== run 1 ==
// calc_didactic
module calc_didactic(
        clk,
        rst,
        mem_addr,
        mem_we,
        mem_wdata,
        mem_rdata
    );
For scale: roughly 240 flip-flops, ~45 I/O pins.
make LEC_CHECK=0 CAP_MARGIN=20 CELL_PAD_IN_SITES_DETAIL_PLACEMENT=1 CORE_MARGIN=5 CORE_UTILIZATION=40 CTS_CLUSTER_SIZE=15 SLEW_MARGIN=20 finish   # period 10.2 ns
run.sh (not shown) runs the stock make flow with config.mk's settings and CLKGATE_MAP_FILE=.
Run 1 completed every stage of the flow, and the final layout passed the timing, design-rule and antenna checks.
[inputs] run 2 vs run 1
# run 1
export LEC_CHECK = 0
export CAP_MARGIN = 20
export CELL_PAD_IN_SITES_DETAIL_PLACEMENT = 1
export CORE_MARGIN = 5
export CORE_UTILIZATION = 40
export CTS_CLUSTER_SIZE = 15
export SLEW_MARGIN = 20
create_clock -name core_clock -period 10.2 [get_ports {clk}]
# run 2
export LEC_CHECK = 0
export ABC_AREA = 1
export CAP_MARGIN = 20
export CORE_MARGIN = 2
export CORE_UTILIZATION = 70
export CTS_CLUSTER_DIAMETER = 49
export PLACE_DENSITY = 0.84
export SLEW_MARGIN = 20
create_clock -name core_clock -period 5.94 [get_ports {clk}]
[summary]
- Register clock-pin slew on the reported worst setup and hold paths of run 2 is on par with run 1.
- Every run in run 1 and run 2 closed cleanly, with the single exception of run 2.
- Run 2 against run 1: number of cell rows -24%, initial antenna violation count +1, via count of the first global-routing pass +1,794, global routing met1 resource utilization +23 points.
- Utilization run 1 -> run 2: up
- Power (run 2 vs. run 1) increases by more than half
Modified inputs, run 3 compared to run 2
# run 2
export LEC_CHECK = 0
export ABC_AREA = 1
export CAP_MARGIN = 20
export CORE_MARGIN = 2
export CORE_UTILIZATION = 70
export CTS_CLUSTER_DIAMETER = 49
export PLACE_DENSITY = 0.84
export SLEW_MARGIN = 20
create_clock -name core_clock -period 5.94 [get_ports {clk}]
# run 3
export LEC_CHECK = 0
export CAP_MARGIN = 10
export CORE_MARGIN = 2
export CORE_UTILIZATION = 72
export SETUP_SLACK_MARGIN = 1.08
export SLEW_MARGIN = 20
create_clock -name core_clock -period 8.16 [get_ports {clk}]
Notes after the runs:
The compound-cell area share of the yosys netlist reported for run 3 is greater than that of run 2 by 6.5 points.
Per the comparison of run 3 with run 2, cell total after placement shows a reduction of 519, post-synthesis mux area share went up, die size now sits lower, number of distinct library cell variants in the gate-level netlist after synthesis went up by 69%, average cell area after synthesis went up 1.6 um^2.
Against run 2, area of the placeable core in run 3 came out better.
Stage in which a tool error killed run 3: global routing (5_1_grt).
Of run 3 and run 2, the run reporting the higher simple-gate share of the synthesized area was run 2.


job 8855:
calc_didactic again, from the RTL that the note above started with.
Design calc_didactic, start of the top module:
module calc_didactic(
        clk,
        rst,
        mem_addr,
        mem_we,
        mem_wdata,
        mem_rdata
    );
Settings: LEC_CHECK=0, ABC_AREA=1, CAP_MARGIN=5, CELL_PAD_IN_SITES_GLOBAL_PLACEMENT=3, CORE_ASPECT_RATIO=1.14, CORE_MARGIN=4, CORE_UTILIZATION=42, CTS_CLUSTER_DIAMETER=165, CTS_CLUSTER_SIZE=39, GPL_ROUTABILITY_DRIVEN=0, GPL_TIMING_DRIVEN=0, MAX_ROUTING_LAYER=met4, MIN_ROUTING_LAYER=met2, PLACE_DENSITY=0.57, SLEW_MARGIN=10; clock period 8.61 ns.
Job 8855 did not finish; a tool error ended it in global placement.
--- input diff job 8855..job 7382 ---
==> flow/config.mk <==
export PLATFORM = sky130hd
export DESIGN_NAME = calc_didactic
export DESIGN_NICKNAME = calc_didactic
export VERILOG_FILES = /design/flow/design.v
export SDC_FILE = /design/flow/constraint.sdc
export NUM_CORES = 4
export LEC_CHECK = 0
export ABC_AREA = 1
export CAP_MARGIN = 20
export CELL_PAD_IN_SITES_DETAIL_PLACEMENT = 1
export CORE_ASPECT_RATIO = 1.57
export CORE_MARGIN = 7
export CORE_UTILIZATION = 43
export CTS_CLUSTER_DIAMETER = 395
export GPL_TIMING_DRIVEN = 0
export MAX_ROUTING_LAYER = met4
export MIN_ROUTING_LAYER = met2
export PLACE_DENSITY = 0.65
export SLEW_MARGIN = 10
==> flow/constraint.sdc <==
create_clock -name core_clock -period 5.63 [get_ports {clk}]
set_input_delay 1.1260 -clock core_clock [delete_from_list [all_inputs] [get_ports {clk}]]
set_output_delay 1.1260 -clock core_clock [all_outputs]
set_load 0.01 [all_outputs]
## What came out
The flow completed for job 7382, but it is not clean: the layout still shows negative setup slack. Against job 8855, die boundary width in job 7382 fell by more than 10%. Diff job 8855..job 7382 | summed standard-cell area reported by yosys | unchanged. Die footprint (lower): job 8855. Reported for job 8855 and job 7382, synthesized area turned out identical to the last digit. In job 7382, initial core utilization is higher than in job 8855. As far as number of top-level pins goes, job 8855 and job 7382 are indistinguishable; the numbers are identical.
The following lists how job 7156 was set up differently from job 7382:
==> flow/config.mk <==
export PLATFORM = sky130hd
export DESIGN_NAME = calc_didactic
export DESIGN_NICKNAME = calc_didactic
export VERILOG_FILES = /design/flow/design.v
export SDC_FILE = /design/flow/constraint.sdc
export NUM_CORES = 4
export LEC_CHECK = 0
export CAP_MARGIN = 20
export CORE_MARGIN = 2
export CORE_UTILIZATION = 42
export CTS_CLUSTER_DIAMETER = 165
export MAX_ROUTING_LAYER = met4
export PLACE_DENSITY = 0.57
export SLEW_MARGIN = 10
==> flow/constraint.sdc <==
create_clock -name core_clock -period 8.61 [get_ports {clk}]
set_input_delay 1.7220 -clock core_clock [delete_from_list [all_inputs] [get_ports {clk}]]
set_output_delay 1.7220 -clock core_clock [all_outputs]
set_load 0.01 [all_outputs]
### Flow results
Job 7156: no failed stages, no open violations at the end
When job 7156 is measured against job 7382, its global-route usage turns out 23 points lower.
Compared with job 7382, job 7156 shows number of buffers inserted during clock tree synthesis higher by 8.7%.
Looking only at number of cells in the yosys synthesis report, and setting everything else aside, the lower value of job 7156 and job 7382 goes to job 7156.
Final cell count: job 7156 lower than job 7382
The final layout net count in job 7156 sits 23% below the value recorded for job 7382.
Against job 7382, worst setup slack in job 7156 came out better.
Total power of job 7156 is lower than that of job 7382.
For job 7382, the largest family of logic cells by area was simple AND/OR/NAND/NOR gates, unlike job 7156, where it was AND-OR/OR-AND gates.
On job 7156: detailed placer's ending HPWL is 22% lower than what job 7382 gave.
Compared with job 7382, in job 7156 total cell area reported by yosys after synthesis saw a decrease; total placed cells including tap cells saw a decrease.
## Diff of input files: job 3655 against job 7156
--- a/flow/config.mk
+++ b/flow/config.mk
@@ -9,6 +9,6 @@
 export CORE_MARGIN = 2
-export CORE_UTILIZATION = 42
-export CTS_CLUSTER_DIAMETER = 165
+export CORE_UTILIZATION = 68
+export CTS_CLUSTER_DIAMETER = 29
 export MAX_ROUTING_LAYER = met4
-export PLACE_DENSITY = 0.57
-export SLEW_MARGIN = 10
+export SETUP_SLACK_MARGIN = 0.21
+export SLEW_MARGIN = 20
==> flow/constraint.sdc <==
create_clock -name core_clock -period 6.43 [get_ports {clk}]
set_input_delay 1.2860 -clock core_clock [delete_from_list [all_inputs] [get_ports {clk}]]
set_output_delay 1.2860 -clock core_clock [all_outputs]
set_load 0.01 [all_outputs]
==> comparison <==
In the summary table, job 3655 is marked failed, with error GRT-0232 raised in global routing. Row count (job 7156 / job 3655): 1.3. Comparing job 3655 against job 7156, there is no change at all in number of hold buffers added after cts. Reported for job 3655 and job 7156, yosys stat chip area turned out identical to the last digit. Job 3655 vs. job 7156: quantity of gates resized following cts went up by 161. Going from job 7156 to job 3655, the die area was shrunk.


calc_didactic again, from the RTL that the note above started with.
==> flow/config.mk <==
export PLATFORM = sky130hd
export DESIGN_NAME = calc_didactic
export DESIGN_NICKNAME = calc_didactic
export VERILOG_FILES = /design/flow/design.v
export SDC_FILE = /design/flow/constraint.sdc
export NUM_CORES = 4
export LEC_CHECK = 0
export CAP_MARGIN = 20
export CORE_MARGIN = 5
export CORE_UTILIZATION = 40
export CTS_CLUSTER_SIZE = 15
export SLEW_MARGIN = 20
==> flow/constraint.sdc <==
create_clock -name core_clock -period 10.0 [get_ports {clk}]
set_input_delay 2.0000 -clock core_clock [delete_from_list [all_inputs] [get_ports {clk}]]
set_output_delay 2.0000 -clock core_clock [all_outputs]
set_load 0.01 [all_outputs]
Rerun with:
Settings changed: CORE_MARGIN 5 to 2, CORE_UTILIZATION 40 to 62, CTS_CLUSTER_SIZE 15 to not set.
Clock period 10.0 ns to 7.31 ns, I/O delays scaled along.
Routed wire length decreases by 0.54%.
Design area increases by 1.6%.
Setup slack gets worse by 0.28 ns.
Via count increases by 5.6%.
Count of clock-buffer cells in the layout does not change.
Synthesized area does not change.
Sequential power increases by 36%.
Sequential cell count does not change.
Sequential share of layout area decreases by 0.44 points.
Global-route usage increases by 16 points.
Rerun with:
Settings changed: CORE_UTILIZATION 62 to 65, CTS_CLUSTER_DIAMETER set to 30, MAX_ROUTING_LAYER set to met4, SETUP_SLACK_MARGIN set to 1.47.
Clock period 7.31 ns to 6.43 ns, I/O delays scaled along.
- Now the flow died in global routing, error GRT-0232
- synthesized area is unchanged
- die area is lower by 4.5%
- synthesized cell count stays the same
Rerun with:
Settings changed: CORE_UTILIZATION 65 to 40, CTS_CLUSTER_DIAMETER 30 to not set, MAX_ROUTING_LAYER met4 to not set, SETUP_SLACK_MARGIN 1.47 to not set.
Clock period 6.43 ns to 10.0 ns, I/O delays scaled along.
The changed run produced a clean layout; synthesized cell count stays the same; area after synthesis does not change; die size goes up by 61%.


## run K
Starting RTL as in the previous note.
==> flow/design.v (excerpt) <==
module calc_didactic(
        clk,
        rst,
        mem_addr,
        mem_we,
        mem_wdata,
        mem_rdata
    );
export LEC_CHECK = 0
export CAP_MARGIN = 20
export CORE_MARGIN = 2
export CORE_UTILIZATION = 67
export CTS_CLUSTER_DIAMETER = 29
export MAX_ROUTING_LAYER = met4
export SETUP_SLACK_MARGIN = 0.21
export SLEW_MARGIN = 20
create_clock -name core_clock -period 6.43 [get_ports {clk}]
Run K did not make it past global routing, where a tool error ended it.
Edits applied to the flow inputs when going from run K to run H:
- CORE_UTILIZATION changed from 67 to 59
- CTS_CLUSTER_DIAMETER removed (was 29)
- SETUP_SLACK_MARGIN removed (was 0.21)
- MAX_ROUTING_LAYER removed (was met4)
- the clock period (ns, I/O delays scaled along) changed from 6.43 to 5.39
==> results <==
- Run H: complete, dirty (negative setup slack)
- In the flow results for run H and run K, the weighted congestion reported at the end of routability-driven placement is larger on run K.
- The higher cell area after placement came out of run H.
- Compare run H and run K | placed wire-length estimate after detailed placement higher: run H
- Count of standard-cell rows ends up higher on run H.
- Number of buffers added for setup after CTS, run H and run K: higher on run H
- Relative to run K, overall chip area has increased by 13% in run H.
- Compared with run K, in run H number of cells in the design after placement up 205, cell resize tally after clock tree synthesis up 61, die width up 10 microns.


## quartz
calc_didactic again, from the RTL that the note above started with.
clock: 8.82 ns
lec_check: 0
abc_area: 0
cap_margin: 20
cell_pad_in_sites_detail_placement: 2
core_margin: 2
core_utilization: 61
min_routing_layer: met2
place_density_lb_addon: 0.13
slew_margin: 20
quartz is listed as incomplete: the tool reported an error in 3_5_place_dp and the run ended there.
Relative to quartz, the following input files were edited for indigo:
- removing PLACE_DENSITY_LB_ADDON (formerly 0.13)
- setting SETUP_SLACK_MARGIN to 1.26 for the first time
- changing CORE_UTILIZATION from 61 to 58
- removing MIN_ROUTING_LAYER (formerly met2)
- removing CELL_PAD_IN_SITES_DETAIL_PLACEMENT (formerly 2)
- removing ABC_AREA (formerly 0)
- changing the clock period (ns, I/O delays scaled along) from 8.82 to 6.88
## What came out
- indigo ended with every stage complete and zero timing, DRC or antenna violations.
- As far as area after synthesis goes, quartz and indigo are indistinguishable; the numbers are identical.
- In indigo relative to quartz, die area had gone up by a few percent.
- Delta(number of cell rows, indigo - quartz) > 0
- Comparing indigo against quartz, there is no change at all in synthesized instance count.
- Against quartz, indigo comes in 2.5 points lower on starting density of the core.
#### Input delta (maple over indigo)
- a change of SETUP_SLACK_MARGIN from 1.26 to 0.21
- an added MAX_ROUTING_LAYER of met4
- an added CTS_CLUSTER_DIAMETER of 29
- a change of CORE_UTILIZATION from 58 to 69
- a change of the clock period (ns, I/O delays scaled along) from 6.88 to 6.43
## What came out
- maple did not make it past 5_1_grt, where a tool error ended it.
- Relative to indigo, height of the die decreased by about 8% in maple.
- Summary — placeable core region, maple relative to indigo: lower, by 16%.
- Cmp maple and indigo / cell row count / higher: indigo
- Diff indigo -> maple | die size | down by more than 10%


Setup of JK:
calc_didactic again, from the RTL that the note above started with.
Design calc_didactic, start of the top module:
module calc_didactic(
        clk,
        rst,
        mem_addr,
        mem_we,
        mem_wdata,
        mem_rdata
    );
export LEC_CHECK = 0
export CAP_MARGIN = 20
export CORE_MARGIN = 2
export CORE_UTILIZATION = 71
export CTS_CLUSTER_SIZE = 37
export SETUP_SLACK_MARGIN = 0.7
export SLEW_MARGIN = 20
create_clock -name core_clock -period 5.2 [get_ports {clk}]
JK did not make it past 5_1_grt, where a tool error ended it.
Here is what was changed in the inputs of MS compared with JK.
Settings: SETUP_SLACK_MARGIN removed (was 0.7); CORE_UTILIZATION changed from 71 to 40; CTS_CLUSTER_SIZE removed (was 37); the clock period (ns, I/O delays scaled along) changed from 5.2 to 9.71.
Worst-case setup slack after placement: higher on MS. The run showing the greater number of instances in the placed design is JK. The final layout from MS, which completed every stage, passed the timing, design-rule and antenna checks at the end of the flow. JK -> MS: sequential fraction of the synthesis area delta 0, exact match. Compared MS vs JK, and overall die width is up in MS. MS vs. JK: number of instances resized during post-cts repair lower; fraction of synthesized cell area in xor and xnor cells now sits at about the same level.
Modified inputs, AL compared to MS
Settings: setting SETUP_SLACK_MARGIN to 0.21 for the first time; setting MAX_ROUTING_LAYER to met4 for the first time; setting CTS_CLUSTER_DIAMETER to 30 for the first time; changing CORE_UTILIZATION from 40 to 67; changing the clock period (ns, I/O delays scaled along) from 9.71 to 6.43.
Notes after the runs:
AL reports a higher HPWL after detailed placement than MS does. Re worst setup slack before clock tree synthesis: AL and MS aren't equal, and the higher value belongs to MS. Compared with MS, in AL area inside the core boundary now smaller; CTS H-tree depth now larger. On number of buffers inserted to repair setup after CTS: AL sits above MS. Floorplan check, AL vs MS: die outline smaller in AL. AL vs MS: vertical die dimension down by more than 10%. Comparing MS with AL, the fraction of registers with async set/reset came out essentially unchanged. Measured against MS, the clock buffer count from CTS of AL comes out at 1.6 times the reference value. 5_1_grt: AL exited with error.
Input-level comparison between TR and AL:
Settings: CTS_CLUSTER_DIAMETER no longer set, was 30; MAX_ROUTING_LAYER no longer set, was met4; CORE_UTILIZATION now 57, was 67; SETUP_SLACK_MARGIN no longer set, was 0.21; the clock period (ns, I/O delays scaled along) now 8.39, was 6.43.
### Flow results
Looking at the reports, TR completed the entire flow and the layout it produced met the timing, design-rule and antenna checks.
Of AL and TR, the lower clock buffer count from CTS belongs to TR.
When TR is measured against AL, its total placed cells including tap cells turns out about 3.7% lower.
Diff TR..AL | yosys cell count | unchanged
AL → TR: pre-CTS setup slack up 0.70 ns, HPWL reported at the end of detailed placement dropped about 3.4%.


calc_didactic again, from the RTL that the note above started with.
Design calc_didactic, start of the top module:
module calc_didactic(
        clk,
        rst,
        mem_addr,
        mem_we,
        mem_wdata,
        mem_rdata
    );
clock: 5.55 ns
lec_check: 0
abc_area: 1
cap_margin: 20
core_margin: 2
core_utilization: 72
cts_cluster_diameter: 57
cts_cluster_size: 72
max_routing_layer: met4
place_density_lb_addon: 0.19
setup_slack_margin: 1.45
slew_margin: 20
The first run ended with an error in global routing with GRT-0232.
Change:
Settings changed: CTS_CLUSTER_SIZE 72 to unset, MAX_ROUTING_LAYER met4 to unset, SETUP_SLACK_MARGIN 1.45 to unset.
Clock period 5.55 ns to 6.52 ns, I/O delays scaled along.
Now the flow ran to the end with violations: setup timing.
Area after synthesis is unchanged.
Synthesized cell count stays the same.
Die area is unchanged.
Change:
Settings changed: ABC_AREA 1 to unset, CAP_MARGIN 20 to 10, CTS_CLUSTER_DIAMETER 57 to unset, HOLD_SLACK_MARGIN set to -0.05, PLACE_DENSITY_LB_ADDON 0.19 to unset, SETUP_SLACK_MARGIN set to 0.96.
Clock period 6.52 ns to 7.97 ns, I/O delays scaled along.
After rerunning:
- With this change the flow aborted during global routing
- die area came out lower slightly
- area after synthesis drops slightly
- synthesized cell count came out lower by about a fifth
Change:
Settings changed: ABC_AREA set to 1, CAP_MARGIN 10 to 20, CTS_CLUSTER_DIAMETER set to 57, CTS_CLUSTER_SIZE set to 72, HOLD_SLACK_MARGIN -0.05 to unset, PLACE_DENSITY_LB_ADDON set to 0.19, SETUP_SLACK_MARGIN 0.96 to unset.
Clock period 7.97 ns to 5.55 ns, I/O delays scaled along.
With this change the flow completed, yet does not pass: setup timing.
Die area increases by 0.86%.
Synthesized area increases by 0.88%.
Synthesized cell count increases by 22%.
Power figures rest on the tool's default switching activity, not on a simulated workload.
